## uart_rx
module uart_rx
  #(parameter CLKS_PER_BIT = 104)
  (
   input        i_Clock,
   input        i_Rst,
   input        i_Rx_Serial,
   output reg [15:0] o_Rx_Byte,
  output reg square_wave,
  output reg pin1,
  output  reg pin2
  );
  parameter s_IDLE         = 3'b000;
  parameter s_RX_START_BIT = 3'b001;
  parameter s_RX_DATA_BITS = 3'b010;
  parameter s_RX_STOP_BIT  = 3'b011;
  parameter s_CLEANUP      = 3'b100;
  reg  [7:0] data_check;
  reg [7:0] first_8bit;
  reg [7:0] second_8bit;
  reg           r_Rx_Data_R;
  reg           r_Rx_Data;
  reg [15:0]     r_Clock_Count;
  reg [4:0]     r_Bit_Index;  
  reg [15:0]     r_Rx_Byte;
  reg [2:0]     r_SM_Main;
wire [60:0] distZ = 61'hFFFFFFFFFFFFFF;
reg [23:0] counter;
reg toggle;
reg toggle_n;
wire [23:0] store;
wire [15:0] distA;
reg [15:0] distB;
reg stop;
reg [15:0] rpm;
assign distA =40*distZ;
assign store = (rpm == 16'd0) ? 24'hFFFFFF : (18 * 100000)/ rpm;
  always @(posedge i_Clock)
    begin
    if (i_Rst)
    begin
      r_Rx_Data_R <= 1'b1;
      r_Rx_Data   <= 1'b1;
      o_Rx_Byte   <= 16'd0;
      rpm         <= 16'd0;
      counter     <= 24'd0;
      toggle      <= 1'b1;
      distB       <= 16'd0;
      stop        <= 1'b0;
      square_wave <= 1'b1;
      pin1        <= 1'b0;
      pin2        <= 1'b0;
    end
    else
    begin
      r_Rx_Data_R <= i_Rx_Serial;
      r_Rx_Data   <= i_Rx_Serial;
     o_Rx_Byte[15:8] <= second_8bit;
     o_Rx_Byte[7:0] <= first_8bit;
     rpm <= {second_8bit, first_8bit};
toggle_n = toggle;
if (stop==0)
begin
counter <= counter + 1;
if (counter >= store )
begin
toggle_n = ~toggle;
toggle <= toggle_n;
counter<=0;
if (second_8bit[7] == 0)
begin
pin1 <= 0;
pin2 <= 1;
end
else
begin
pin1 <= 1;
pin2 <= 0;
end
if (toggle_n==0)
begin
distB <= distB +1;
end
end
if (distB ==distA)
begin
stop <= 1;
end
else
begin
square_wave <= toggle_n;
end
end
end
end
always @(posedge i_Clock)
begin
    if (i_Rst)
    begin
      r_SM_Main     <= s_IDLE;
      r_Clock_Count <= 16'd0;
      r_Bit_Index   <= 5'd0;
      r_Rx_Byte     <= 16'd0;
      data_check    <= 8'h00;
      first_8bit    <= 8'h00;
      second_8bit   <= 8'h00;
    end
    else
      case (r_SM_Main)
        s_IDLE :
          begin
            r_Clock_Count <= 0;
            r_Bit_Index   <= 0;
            if (r_Rx_Data == 1'b0)           
  ...
Size: roughly 4300 cells after synthesis, about 110 flip-flops, roughly 22 I/O pins, ~30000 µm² of cells after synthesis.
Settings: LEC_CHECK=0, CAP_MARGIN=20, CORE_MARGIN=2, CORE_UTILIZATION=54, SLEW_MARGIN=20; clock period 152.0 ns.
run.sh (not shown) runs the stock make flow with config.mk's settings and CLKGATE_MAP_FILE=.
Next try:
--- a/flow/config.mk
+++ b/flow/config.mk
@@ -8,4 +8,4 @@
 export CAP_MARGIN = 20
 export CORE_MARGIN = 2
-export CORE_UTILIZATION = 54
+export CORE_UTILIZATION = 70
 export SLEW_MARGIN = 20
==> flow/constraint.sdc (replaced) <==
create_clock -name core_clock -period 93.8 [get_ports {i_Clock}]
set_input_delay 18.7600 -clock core_clock [delete_from_list [all_inputs] [get_ports {i_Clock}]]
set_output_delay 18.7600 -clock core_clock [all_outputs]
set_load 0.01 [all_outputs]
The changed run went through all stages and came out clean.
Worst setup slack loses 47 ns.
Fmax came out higher by roughly a tenth.
Cell count goes down by a few percent.
Worst hold slack is worse by 0.0043 ns.
Synthesized cell count stays the same.
Routed wire length is lower by a few percent.
Cell area grows slightly.
Next try:
--- a/flow/config.mk
+++ b/flow/config.mk
@@ -8,4 +8,5 @@
 export CAP_MARGIN = 20
 export CORE_MARGIN = 2
-export CORE_UTILIZATION = 70
+export CORE_UTILIZATION = 54
+export CTS_CLUSTER_SIZE = 69
 export SLEW_MARGIN = 20
==> flow/constraint.sdc (replaced) <==
create_clock -name core_clock -period 152.0 [get_ports {i_Clock}]
set_input_delay 30.4000 -clock core_clock [delete_from_list [all_inputs] [get_ports {i_Clock}]]
set_output_delay 30.4000 -clock core_clock [all_outputs]
set_load 0.01 [all_outputs]
=> Clock skew barely changes; setup slack gains 47 ns; die size went up by 29%; first-iteration DRC count went down by 35%; final cell count went up by 3.8%; sequential cell count does not change.
Next try:
--- a/flow/config.mk
+++ b/flow/config.mk
@@ -8,5 +8,4 @@
 export CAP_MARGIN = 20
 export CORE_MARGIN = 2
-export CORE_UTILIZATION = 54
-export CTS_CLUSTER_SIZE = 69
+export CORE_UTILIZATION = 45
 export SLEW_MARGIN = 20
==> flow/constraint.sdc (replaced) <==
create_clock -name core_clock -period 52.1 [get_ports {i_Clock}]
set_input_delay 10.4200 -clock core_clock [delete_from_list [all_inputs] [get_ports {i_Clock}]]
set_output_delay 10.4200 -clock core_clock [all_outputs]
set_load 0.01 [all_outputs]
Now the flow finished but fails on negative setup slack.
Wire length grows by 30%.
Count of clock-buffer cells in the layout drops by 1.
Core utilization climbs by 17 points.
Worst hold slack is worse by 0.014 ns.
Synthesized area stays the same.
Sequential share of layout area shrinks by 2.5 points.
Next try:
--- a/flow/config.mk
+++ b/flow/config.mk
@@ -7,5 +7,7 @@
 export LEC_CHECK = 0
 export CAP_MARGIN = 20
+export CORE_ASPECT_RATIO = 1.44
 export CORE_MARGIN = 2
-export CORE_UTILIZATION = 45
+export CORE_UTILIZATION = 40
+export CTS_CLUSTER_SIZE = 49
 export SLEW_MARGIN = 20
==> flow/constraint.sdc (replaced) <==
create_clock -name core_clock -period 100.0 [get_ports {i_Clock}]
set_input_delay 20.0000 -clock core_clock [delete_from_list [all_inputs] [get_ports {i_Clock}]]
set_output_delay 20.0000 -clock core_clock [all_outputs]
set_load 0.01 [all_outputs]
=> The changed run produced a clean layout; core utilization goes down by 31 points; maximum frequency goes down by 21%; cell area goes down by 34%; register-to-register slack gets better by 28 ns; final cell count goes down by 24%; global-route usage goes down by 9.2 points; clock-buffer cell count goes up by 3; routed wire length goes down by 22%; hold slack gets better by 0.017 ns; via count goes down by 21%.
Next try:
--- a/flow/config.mk
+++ b/flow/config.mk
@@ -6,8 +6,7 @@
 export NUM_CORES = 4
 export LEC_CHECK = 0
+export ABC_AREA = 1
 export CAP_MARGIN = 20
-export CORE_ASPECT_RATIO = 1.44
 export CORE_MARGIN = 2
-export CORE_UTILIZATION = 40
-export CTS_CLUSTER_SIZE = 49
+export CORE_UTILIZATION = 72
 export SLEW_MARGIN = 20
Effect:
- The changed run finished clean
- via count rises by 0.62%
- design area falls by 5.5%
- routed wire length falls by 14%
- worst setup slack improved by 12 ns
- final cell count rises by 2.9%
- flip-flop count is unchanged
- worst hold slack got worse by 0.0060 ns
- fmax rises by 15%
